Setup of north:
==> flow/design.v (excerpt) <==
module breakout(
		input clk,
		input reset_button,
		input start_button,
		input left_button,
		input right_button,
		input ball_tick,
		input paddle_tick,
		output [5:0] RGB,
		output hsync,
		output vsync,
		output [3:0] tono
    );
	wire [5:0] rgb;
	wire hs;
	wire vs;
	wire [9:0] hcount; 
	wire [9:0] vcount;
	wire [9:0] paddle_pos;
	wire [9:0] ball_x;
	wire [9:0] ball_y;
	wire erase_enable;
	wire [5:0] erase_pos;	
	Paddle pd(left_button, right_button, reset_button, clk, paddle_tick, paddle_pos);
	wire [2:0] data;
	wire [2:0] play_sound1;
	wire [1:0] active_data;
	ball bola(paddle_pos, reset_button, start_button, clk, ball_tick, ball_x, ball_y, erase_enable, erase_pos, play_sound1, active_data);
	assign data = 3'b000;
	VGA vga(clk, rgb, hs, vs, hcount, vcount, data, paddle_pos, ball_x, ball_y, reset_button, erase_enable, erase_pos, active_data);
	assign RGB = rgb;
	assign hsync = hs;
	assign vsync = vs;
	wire clk_out_do;
	wire clk_out_re;
	wire clk_out_mi;
	wire clk_out_sol;
	clk_divider #(.limit(32'hBAA)) clk_do (
			.clk(clk),
			.reset(reset_button),
			.clk_d(clk_out_do)
	);
	clk_divider #(.limit(32'hA64)) clk_re (
			.clk(clk),
			.reset(reset_button),
			.clk_d(clk_out_re)
	);
	clk_divider #(.limit(32'h941)) clk_mi (
			.clk(clk),
			.reset(reset_button),
			.clk_d(clk_out_mi)
	);
  ...
For scale: roughly 4300 cells after synthesis, ~19 I/O pins, roughly 33000 um2 of cells after synthesis.
clock: 29.8 ns
lec_check: 0
abc_area: 0
cap_margin: 20
cell_pad_in_sites_detail_placement: 2
core_aspect_ratio: 0.63
core_margin: 8
core_utilization: 47
cts_cluster_diameter: 158
gpl_timing_driven: 1
min_routing_layer: met1
place_density_lb_addon: 0.25
slew_margin: 5
run.sh (not shown) runs the stock make flow with config.mk's settings and CLKGATE_MAP_FILE=.
For north, the flow was terminated by a tool error in detailed placement (3_5_place_dp) and produced no final design.
Input-level comparison between south and north:
Settings: clearing GPL_TIMING_DRIVEN, which used to be 1; clearing CELL_PAD_IN_SITES_DETAIL_PLACEMENT, which used to be 2; putting SETUP_SLACK_MARGIN at 5.0 where nothing was set; swapping 47 for 40 in CORE_UTILIZATION; clearing PLACE_DENSITY_LB_ADDON, which used to be 0.25; clearing CORE_ASPECT_RATIO, which used to be 0.63; clearing MIN_ROUTING_LAYER, which used to be met1; clearing ABC_AREA, which used to be 0; swapping 8 for 2 in CORE_MARGIN; clearing CTS_CLUSTER_DIAMETER, which used to be 158; swapping 5 for 20 in SLEW_MARGIN; swapping 29.8 for 22.0 in the clock period (ns, I/O delays scaled along).
## What came out
- south closes out successfully: all stages finished, all timing, DRC and antenna checks passed.
- From south to north, adder and majority cell fraction of the synthesized area did not move at all.
- Going from north to south, sequential fraction of the synthesis area saw little to no change; number of standard cells after synthesis flat; x dimension of the die decreased about 17%; die area moved up; die outline height higher.
- Looking at row count, south sits 28 higher than north does.
The inputs of east differ from those of south as listed below.
Settings: a change of SETUP_SLACK_MARGIN from 5.0 to 1.02; an added PLACE_DENSITY_LB_ADDON of 0.02; an added ABC_AREA of 1; a change of CORE_UTILIZATION from 40 to 72; a change of the clock period (ns, I/O delays scaled along) from 22.0 to 12.2.
Results
- Compared with south, east shows a higher placed instance count.
- Compared with south, in east post-synthesis share of cell area spent on xor and xnor gates dropped 1.7 points; final clock period utilization by the worst path climbed 22 points; length of routed met2 wiring dropped 2400 um; area added between synthesis and finish climbed 3.2 points; number of design-rule violations left by the first detailed-router iteration climbed about 54%.
- Looking at cell resize tally after clock tree synthesis across south and east, the one that comes out higher is east.
- Compared with south, overall power consumption in east increased by more than 100%.
- Compared with south, east shows a clock network area share that is 0.41 points lower.
- Switching power as a share of total power: east vs south up 5.4 points

---

Setup of build 67:
breakout again, from the RTL that the note above started with.
clock: 21.4 ns
lec_check: 0
cap_margin: 20
cell_pad_in_sites_detail_placement: 0
cell_pad_in_sites_global_placement: 0
core_aspect_ratio: 0.97
core_margin: 2
core_utilization: 72
cts_cluster_diameter: 37
cts_cluster_size: 81
gpl_routability_driven: 0
place_density_lb_addon: 0.01
slew_margin: 20
tns_end_percent: 5
Edits applied to the flow inputs when going from build 67 to build 93:
Settings: changing CORE_MARGIN from 2 to 9; changing PLACE_DENSITY_LB_ADDON from 0.01 to 0.22; changing TNS_END_PERCENT from 5 to 25; changing CORE_UTILIZATION from 72 to 43; changing CELL_PAD_IN_SITES_DETAIL_PLACEMENT from 0 to 1; setting HOLD_SLACK_MARGIN to 0.15 for the first time; removing CTS_CLUSTER_SIZE (formerly 81); changing the clock period (ns, I/O delays scaled along) from 21.4 to 12.4.
Findings:
Completing all stages was not enough for build 93: its layout failed the final checks because of setup timing.
Build 93 — clock power about 140% higher, build 67 as reference
Cell depth of the worst min-delay path: build 93 vs build 67 down 1
Of the two candidates, build 67 has the better summed area of non-filler cells in the final layout and build 93 the worse one.
Going from build 67 to build 93, setup slack shrinks by 4570 ps.
Build 93 against build 67: proportion of register bits with asynchronous set or reset after synthesis shows no meaningful change; area added between synthesis and finish shows an increase of 17 points; hold slack shows a reduction of 5.2 ps.
Inputs modified between build 93 and build 95:
Settings: CELL_PAD_IN_SITES_GLOBAL_PLACEMENT removed (was 0); CAP_MARGIN changed from 20 to 15; CTS_CLUSTER_DIAMETER changed from 37 to 285; PLACE_DENSITY_LB_ADDON removed (was 0.22); CELL_PAD_IN_SITES_DETAIL_PLACEMENT removed (was 1); GPL_ROUTABILITY_DRIVEN removed (was 0); HOLD_SLACK_MARGIN removed (was 0.15); ABC_AREA newly set to 1; CORE_ASPECT_RATIO removed (was 0.97); TNS_END_PERCENT removed (was 25); CORE_MARGIN changed from 9 to 2; CORE_UTILIZATION changed from 43 to 65; the clock period (ns, I/O delays scaled along) changed from 12.4 to 12.2.
Notes after the runs:
Build 95: done, clean on timing, DRC and antenna
Critical path depth: build 95 and build 93 compared, lower one is build 93
Of the two candidates, build 93 has the worse total detailed-routing wirelength and build 95 the better one.
Build 95 improves on build 93 in fmax.
Going from build 93 to build 95, cell area shrank by more than 10%.
Vias: build 95 fewer than build 93
Taking build 93 as the reference point, the post-synthesis share of cell area spent on xor and xnor gates of build 95 falls by 1.7 points.
For the minimum setup slack in the final design, build 95 came in 2960 ps higher than build 93 did.
Comparing combinational gate power for build 95 and build 93, the smaller number came from build 95.
Across both runs, number of antenna violations at the first check in global routing was lower for build 95 than for build 93.
> inputs changed (build 95 -> build 39)
Settings: CORE_UTILIZATION changed from 65 to 71; CTS_CLUSTER_DIAMETER removed (was 285); CAP_MARGIN changed from 15 to 20; the clock period (ns, I/O delays scaled along) changed from 12.2 to 23.1.
[summary]
Required time at the worst-slack endpoint: build 39 higher than build 95. Build 39: worst setup slack 5760 ps above build 95. Delta (build 39 minus build 95): worst slack at placement up 6610 ps, combined global-route utilization of all metal layers grew by 2.6 points, switching share of power grew by 0.40 points.

---

== JK ==
Starting RTL as in the previous note.
Settings: LEC_CHECK=0, CAP_MARGIN=20, CELL_PAD_IN_SITES_DETAIL_PLACEMENT=0, CELL_PAD_IN_SITES_GLOBAL_PLACEMENT=0, CORE_ASPECT_RATIO=0.97, CORE_MARGIN=2, CORE_UTILIZATION=68, CTS_CLUSTER_DIAMETER=37, GPL_ROUTABILITY_DRIVEN=0, PLACE_DENSITY_LB_ADDON=0.2, SLEW_MARGIN=20, TNS_END_PERCENT=5; clock period 21.4 ns.
JK ended with every stage complete and zero timing, DRC or antenna violations.
Changes in MS relative to JK:
- clearing PLACE_DENSITY_LB_ADDON, which used to be 0.2
- swapping 20 for 10 in CAP_MARGIN
- clearing CORE_ASPECT_RATIO, which used to be 0.97
- putting CTS_CLUSTER_SIZE at 62 where nothing was set
- putting PLACE_DENSITY at 0.71 where nothing was set
- swapping 5 for 25 in TNS_END_PERCENT
- swapping 68 for 53 in CORE_UTILIZATION
- clearing CTS_CLUSTER_DIAMETER, which used to be 37
- putting HOLD_SLACK_MARGIN at -0.07 where nothing was set
- swapping 0 for 2 in CELL_PAD_IN_SITES_DETAIL_PLACEMENT
- swapping 0 for 1 in GPL_ROUTABILITY_DRIVEN
- swapping 21.4 for 19.2 in the clock period (ns, I/O delays scaled along)
- MS did not finish: a tool error stopped it during detailed placement (3_5_place_dp).
- | initial core utilization | lower: MS |
- Comparing MS and JK, the lower number of standard-cell rows in the floorplan is on JK.
- Reported for MS and JK, fraction of synthesized cell area in xor and xnor cells turned out identical to the last digit.
- Compared with JK, in MS synthesized area divided by synthesized cell count stayed essentially flat, horizontal die size rose by 11%, number of enable flip-flop cells stayed essentially flat, synthesized instance count stayed essentially flat.
- Taking JK as the reference, in MS async set or reset register ratio after synthesis was more or less identical, area after synthesis has remained practically unchanged, yosys stat chip area held steady.
- JK fits on a die that is smaller than the die of MS.
#### Input delta (AL over MS)
- CAP_MARGIN now 20, was 10
- HOLD_SLACK_MARGIN now 0.27, was -0.07
- TNS_END_PERCENT no longer set, was 25
- CORE_UTILIZATION now 72, was 53
- ABC_AREA now 1, previously not set
- MAX_ROUTING_LAYER now met4, previously not set
- CELL_PAD_IN_SITES_DETAIL_PLACEMENT now 0, was 2
- PLACE_DENSITY no longer set, was 0.71
- CORE_ASPECT_RATIO now 0.97, previously not set
- SETUP_SLACK_MARGIN now 3.25, previously not set
- CTS_CLUSTER_SIZE no longer set, was 62
- PLACE_DENSITY_LB_ADDON now 0.09, previously not set
- CTS_CLUSTER_DIAMETER now 358, previously not set
- the clock period (ns, I/O delays scaled along) now 12.2, was 19.2
- As the logs show, MS stopped at detailed placement (3_5_place_dp) after a tool error, so it never reached the end of the flow.
- AL: flow complete, layout not clean; failing: negative setup slack
- For the number of distinct library cells after synthesis, AL came in 36 lower than MS did.
- The final RePlAce weighted congestion of AL exceeds that of MS by about 6%.
- As of AL, instance tally after logic synthesis had risen by more than 10% compared to MS.
- Yosys stat chip area of AL falls short of that of MS slightly.
The inputs of TR differ from those of AL as listed below.
- removing PLACE_DENSITY_LB_ADDON (formerly 0.09)
- removing GPL_ROUTABILITY_DRIVEN (formerly 1)
- changing CORE_UTILIZATION from 72 to 66
- setting TNS_END_PERCENT to 5 for the first time
- removing CELL_PAD_IN_SITES_DETAIL_PLACEMENT (formerly 0)
- removing CORE_ASPECT_RATIO (formerly 0.97)
- removing CELL_PAD_IN_SITES_GLOBAL_PLACEMENT (formerly 0)
- removing HOLD_SLACK_MARGIN (formerly 0.27)
- removing CTS_CLUSTER_DIAMETER (formerly 358)
- setting CTS_CLUSTER_SIZE to 37 for the first time
- removing MAX_ROUTING_LAYER (formerly met4)
- removing SETUP_SLACK_MARGIN (formerly 3.25)
- removing ABC_AREA (formerly 1)
- changing the clock period (ns, I/O delays scaled along) from 12.2 to 36.1
Findings:
- TR finished every step from synthesis to the final layout, and the layout passed the timing, DRC and antenna checks.
- AL → TR: area overhead of the layout relative to synthesis down 9.4 points, sequential share of cell area shows an increase of 1.4 points, die area grew by about 10%, total length of routed met3 wires moved down, switching power share of the total lower.
No activity file was given, so power comes from the tool's default toggle rates.
